Setup of run A:
Design digital_loc, start of the top module:
module digital_loc(
    input key_a,
    input key_b,
    input key_c,
    input key_d,
    input reset,
	 input clk,
    output [6:0] postion_state,
	 output  [3:0] x,
	 output reg [1:0] Led2,
	 output  [3:0] selector,
	 output reg dot,
	 output S_CLK,
	 output LR_CLK,
	 output M_CLK,
	 output  Sin
    );
For scale: ~2500 cells after synthesis, about 28 I/O pins, roughly 17000 µm² of cells after synthesis.
make LEC_CHECK=0 ABC_AREA=1 CAP_MARGIN=20 CORE_MARGIN=2 CORE_UTILIZATION=72 CTS_CLUSTER_DIAMETER=362 CTS_CLUSTER_SIZE=15 HOLD_SLACK_MARGIN=0.3 PLACE_DENSITY_LB_ADDON=0.01 SETUP_SLACK_MARGIN=0.35 SLEW_MARGIN=20 finish   # period 2.95 ns
run.sh (not shown) runs the stock make flow with config.mk's settings and CLKGATE_MAP_FILE=.
Run A ran to completion and came out clean on the timing, DRC and antenna checks.
Here is what was changed in the inputs of run B compared with run A.
Settings: SETUP_SLACK_MARGIN now 0.22, was 0.35; CTS_CLUSTER_DIAMETER no longer set, was 362; the clock period (ns, I/O delays scaled along) now 3.0, was 2.95.
[summary]
Against run A as the reference, run B delivers a higher power density of the placed cells.
Run B vs. run A: number of buffers created by CTS went up by 33%.
Looking at worst path setup slack after routing across run A and run B, the one that comes out higher is run B.
STATUS post-place setup slack: run B wins against run A
Run A -> run B: wire length after detailed routing increased slightly
#### Input delta (run C over run B)
Settings: ABC_AREA: 1 -> unset; CORE_UTILIZATION: 72 -> 40; PLACE_DENSITY_LB_ADDON: 0.01 -> unset; SETUP_SLACK_MARGIN: 0.22 -> unset; CTS_CLUSTER_SIZE: 15 -> unset; HOLD_SLACK_MARGIN: 0.3 -> unset; the clock period (ns, I/O delays scaled along): 3.0 -> 5.3.
## What came out
Number of cells traversed by the worst register-to-register path in run C vs run B: down 7
Worst path buffer plus inverter count | run C above run B
On per-cell routed wire length, the lower figure sits with run C, not run B.
Run C: sum of routed wire length over all layers is about 27% lower than what run B reported.
On die area, run B beats run C.
What run B reported for total power has to be multiplied by 0.58 to get the figure for run C.
Setup changes, run C to run D
Settings: CORE_UTILIZATION now 70, was 40; ABC_AREA now 1, previously not set; the clock period (ns, I/O delays scaled along) now 3.21, was 5.3.
## What came out
- Relative to run C, final layout net count increased by 40% in run D.
- Against run C, the final cell area of run D is higher.
- In run D the synthesized cell count turned out about 37% higher than in run C.
- Number of fillers in the final layout (higher): run C
- For run C and run D, there was not a single run that failed to finish clean.
- Between run D and run C, the share of total power in the clock network figures differ only marginally.
- Global-route usage over all layers (run D over run C): increase, 19 points


Starting RTL as in the previous note.
Settings: LEC_CHECK=0, CAP_MARGIN=10, CORE_MARGIN=2, CORE_UTILIZATION=40, CTS_CLUSTER_SIZE=15, MAX_ROUTING_LAYER=met4, SLEW_MARGIN=5; clock period 10.0 ns.
The baseline finished clean.
Rerun with:
--- a/flow/config.mk
+++ b/flow/config.mk
@@ -6,8 +6,6 @@
 export NUM_CORES = 4
 export LEC_CHECK = 0
-export CAP_MARGIN = 10
+export CAP_MARGIN = 20
 export CORE_MARGIN = 2
 export CORE_UTILIZATION = 40
-export CTS_CLUSTER_SIZE = 15
-export MAX_ROUTING_LAYER = met4
-export SLEW_MARGIN = 5
+export SLEW_MARGIN = 20
Effect:
- via count came out higher by 0.34%
- combinational power came out higher by about 2%
- global-route usage came out lower by 0.63 points
- utilization stays flat
- worst setup slack is better by 0.092 ns
- clock skew came out lower by 0.0050 ns
- sequential power hardly moves
Rerun with:
--- a/flow/config.mk
+++ b/flow/config.mk
@@ -8,4 +8,4 @@
 export CAP_MARGIN = 20
 export CORE_MARGIN = 2
-export CORE_UTILIZATION = 40
+export CORE_UTILIZATION = 29
 export SLEW_MARGIN = 20
==> flow/constraint.sdc (replaced) <==
create_clock -name core_clock -period 5.3 [get_ports {clk}]
set_input_delay 1.0600 -clock core_clock [delete_from_list [all_inputs] [get_ports {clk}]]
set_output_delay 1.0600 -clock core_clock [all_outputs]
set_load 0.01 [all_outputs]
After rerunning:
- sequential cell count stays the same
- die area is higher by 37%
- register-to-register slack got worse by 4.6 ns
- sequential share of layout area shrinks by 0.39 points
- total power rises by 82%
- synthesized cell count stays the same
- clock power goes up by 77%
Rerun with:
--- a/flow/config.mk
+++ b/flow/config.mk
@@ -6,6 +6,7 @@
 export NUM_CORES = 4
 export LEC_CHECK = 0
+export ABC_AREA = 1
 export CAP_MARGIN = 20
 export CORE_MARGIN = 2
-export CORE_UTILIZATION = 29
+export CORE_UTILIZATION = 72
 export SLEW_MARGIN = 20
==> flow/constraint.sdc (replaced) <==
create_clock -name core_clock -period 2.97 [get_ports {clk}]
set_input_delay 0.5940 -clock core_clock [delete_from_list [all_inputs] [get_ports {clk}]]
set_output_delay 0.5940 -clock core_clock [all_outputs]
set_load 0.01 [all_outputs]
Effect: With this change the flow finished but fails on hold timing; wire length increases by a quarter to a third; via count increases by well over a third; power increases by well over a third; hold slack loses 0.51 ns.


Starting RTL as in the previous note.
clock: 2.99 ns
lec_check: 0
abc_area: 0
cap_margin: 20
core_margin: 2
core_utilization: 72
cts_cluster_diameter: 232
setup_slack_margin: 0.21
slew_margin: 20
The baseline finished with negative setup slack left.
Edit:
- ABC_AREA: 0 -> 1
- CORE_ASPECT_RATIO: unset -> 0.69
- CTS_CLUSTER_DIAMETER: 232 -> unset
- CTS_CLUSTER_SIZE: unset -> 12
- SETUP_SLACK_MARGIN: 0.21 -> unset
- clock period: 2.99 -> 2.97 ns (I/O delays scaled with it)
Now the flow completed with no timing, DRC or antenna violations.
Synthesized cell count rose by 37%.
Utilization fell by 5.2 points.
First-iteration DRC count rose by about 50%.
Final area rose by 2.9%.
Worst setup slack is better by 88 ps.


digital_loc again, from the RTL that the note above started with.
make LEC_CHECK=0 CAP_MARGIN=20 CORE_MARGIN=2 CORE_UTILIZATION=58 SLEW_MARGIN=20 finish   # period 6.89 ns
The baseline finished clean.
Change:
Settings changed: ABC_AREA set to 1, CORE_UTILIZATION 58 to 72, CTS_CLUSTER_DIAMETER set to 232.
Clock period 6.89 ns to 2.99 ns, I/O delays scaled along.
With this change the flow ran to the end with violations: setup timing.
Routed wire length went up by well over a third.
Die size went down by roughly a tenth.
Clock skew went up by 0.0099 ns.
Cell count went up by a quarter to a third.
Synthesized area went up by a little under a tenth.
Clock power went up by well over a third.
Setup slack degrades by 2.3 ns.
Global-route usage went up by 13 points.
Register-to-register slack degrades by 3.1 ns.
First-iteration DRC count went up to 2.9 times its value.
Cell area went up by roughly a tenth.
Change:
Settings changed: ABC_AREA 1 to not set, CORE_UTILIZATION 72 to 56, CTS_CLUSTER_DIAMETER 232 to not set.
Clock period 2.99 ns to 5.35 ns, I/O delays scaled along.
With this change the flow completed with no timing, DRC or antenna violations.
Non-clock buffer count decreases by 65.
Global-route usage shrinks by 15 points.
Critical path depth goes down by 1.
Die size rises by about a fifth.
Total power drops by well over a third.
Clock-buffer cell count is higher by 5.
First-iteration DRC count decreases by well over a third.
Setup slack improves by 1.0 ns.
Via count decreases by a quarter to a third.
Power figures rest on the tool's default switching activity, not on a simulated workload.
